==> flow/design.v (excerpt) <==
module HandwashSensor(
    input clk,
    input reset,
    input acceptLeftHandDistance,
    input [15:0] leftHandDistance,
    input acceptLeftHandGain,
    input [7:0] leftHandGain,
    input acceptRightHandDistance,
    input [15:0] rightHandDistance,
    input acceptRightHandGain,
    input [7:0] rightHandGain,
    output waterOn
);
Size: ~1100 cells after synthesis, ~80 flip-flops, about 55 I/O pins, about 10000 µm² of cells after synthesis.
make LEC_CHECK=0 CAP_MARGIN=20 CORE_MARGIN=2 CORE_UTILIZATION=64 SLEW_MARGIN=20 finish   # period 4.11 ns
run.sh (not shown) runs the stock make flow with config.mk's settings and CLKGATE_MAP_FILE=.
The baseline ran to the end with violations: setup timing.
==> next run, changes <==
--- a/flow/config.mk
+++ b/flow/config.mk
@@ -10 +10 @@
-export CORE_UTILIZATION = 64
+export CORE_UTILIZATION = 40
==> flow/constraint.sdc (replaced) <==
create_clock -name core_clock -period 5.18 [get_ports {clk}]
set_input_delay 1.0360 -clock core_clock [delete_from_list [all_inputs] [get_ports {clk}]]
set_output_delay 1.0360 -clock core_clock [all_outputs]
set_load 0.01 [all_outputs]
With this change the flow completed without violations; global-route usage came out lower by 14 points; power came out lower by 31%; final area came out lower by 15%; flip-flop count does not change; clock-buffer cell count came out lower by 1; register-to-register slack improves by 0.70 ns.
==> next run, changes <==
--- a/flow/config.mk
+++ b/flow/config.mk
@@ -10 +10,3 @@
-export CORE_UTILIZATION = 40
+export CORE_UTILIZATION = 72
+export CTS_CLUSTER_DIAMETER = 54
+export SETUP_SLACK_MARGIN = 0.45
==> flow/constraint.sdc (replaced) <==
create_clock -name core_clock -period 5.41 [get_ports {clk}]
set_input_delay 1.0820 -clock core_clock [delete_from_list [all_inputs] [get_ports {clk}]]
set_output_delay 1.0820 -clock core_clock [all_outputs]
set_load 0.01 [all_outputs]
Effect:
- The changed run went through all stages and came out clean
- wire length grows by 0.36%
- setup slack is better by 0.27 ns
- count of clock-buffer cells in the layout is unchanged
- synthesized cell count is unchanged
- maximum frequency climbs by 0.90%
==> next run, changes <==
--- a/flow/config.mk
+++ b/flow/config.mk
@@ -7,0 +8 @@
+export ABC_AREA = 1
@@ -8,0 +10 @@
+export CORE_ASPECT_RATIO = 0.91
@@ -11 +13,4 @@
-export CTS_CLUSTER_DIAMETER = 54
+export CTS_CLUSTER_DIAMETER = 381
+export CTS_CLUSTER_SIZE = 35
+export MAX_ROUTING_LAYER = met4
+export PLACE_DENSITY_LB_ADDON = 0.06
@@ -13,0 +19 @@
+export TNS_END_PERCENT = 75
The new run completed with no timing, DRC or antenna violations. Final area came out higher by 4.6%. Routed wire length increases by 21%. Total power came out higher by 15%. Hold slack gets better by 0.069 ns. Critical path depth rose by 1. Setup slack improved by 0.12 ns. Sequential power rose by 9.2%. Non-clock buffer count went down by 9. Maximum frequency rose by 2.5%. Synthesized cell count rises by 38%. Via count came out higher by 26%.

Starting RTL as in the previous note.
Settings: LEC_CHECK=0, ABC_AREA=1, CAP_MARGIN=20, CORE_ASPECT_RATIO=0.5, CORE_MARGIN=8, CORE_UTILIZATION=57, SETUP_SLACK_MARGIN=1.77, SLEW_MARGIN=20, TNS_END_PERCENT=15; clock period 7.0 ns.
==> next run, changes <==
Settings changed: ABC_AREA 1 to not set, CORE_UTILIZATION 57 to 40, SETUP_SLACK_MARGIN 1.77 to not set.
- flip-flop count stays the same
- count of clock-buffer cells in the layout increases by 1
- clock power increases by 5.1%
- cell area decreases by 4.7%
- maximum frequency decreases by 8.6%
- sequential share of layout area increases by 0.66 points
==> next run, changes <==
Settings changed: ABC_AREA set to 1, CTS_CLUSTER_DIAMETER set to 224, CTS_CLUSTER_SIZE set to 100.
After rerunning: Setup slack improves by 0.50 ns. Cell area is higher by 5.9%. Total power climbs by 19%. Sequential share of layout area drops by 0.79 points. Sequential cell count is unchanged. Wire length climbs by 12%. Count of clock-buffer cells in the layout is unchanged. Via count goes up by 21%. Worst hold slack improves by 0.039 ns. Clock power came out lower by 7.0%.
==> next run, changes <==
Settings changed: ABC_AREA 1 to not set, CORE_ASPECT_RATIO 0.5 to not set, CORE_MARGIN 8 to 2, CTS_CLUSTER_DIAMETER 224 to not set, CTS_CLUSTER_SIZE 100 to not set, TNS_END_PERCENT 15 to not set.
The changed run passed the timing, design-rule and antenna checks; wire length goes down by 12%; clock skew goes up by 0.0096 ns; setup slack is worse by 0.42 ns; synthesized cell count goes down by 28%; clock power goes up by 13%; non-clock buffer count stays the same; area after synthesis goes down by 7.3%; cell area goes down by 5.7%.
==> next run, changes <==
Settings changed: CORE_ASPECT_RATIO set to 0.5, CORE_MARGIN 2 to 8, CTS_CLUSTER_SIZE set to 17, PLACE_DENSITY set to 0.88, TNS_END_PERCENT set to 15.
The new run completed without violations.
Fmax came out lower by 0.55%.
Worst setup slack degrades by 0.028 ns.
Cell count goes up by 0.93%.
Routed wire length rose by 3.1%.
Count of clock-buffer cells in the layout is unchanged.
Clock skew decreases by 0.0049 ns.
Total power went up by 0.92%.
Combinational power increases by about 2%.
Area after synthesis is unchanged.
Cell area came out higher by 0.31%.
Utilization came out higher by 0.13 points.
==> next run, changes <==
Settings changed: CAP_MARGIN 20 to 40, CORE_ASPECT_RATIO 0.5 to 1.85, CORE_MARGIN 8 to 10, CTS_CLUSTER_SIZE 17 to not set, GPL_ROUTABILITY_DRIVEN set to 0, HOLD_SLACK_MARGIN set to 0.29, MIN_ROUTING_LAYER set to met2, PLACE_DENSITY 0.88 to 0.53, SETUP_SLACK_MARGIN set to 1.5, TNS_END_PERCENT 15 to not set.
=>
- cell area goes down by 0.48%
- core utilization goes down by 0.25 points
- sequential power goes up by about 1%
- routed wire length goes up by 9.4%
- area after synthesis does not change
- power goes down by 4.5%
- via count goes up by 33%
No activity file was given, so power comes from the tool's default toggle rates.
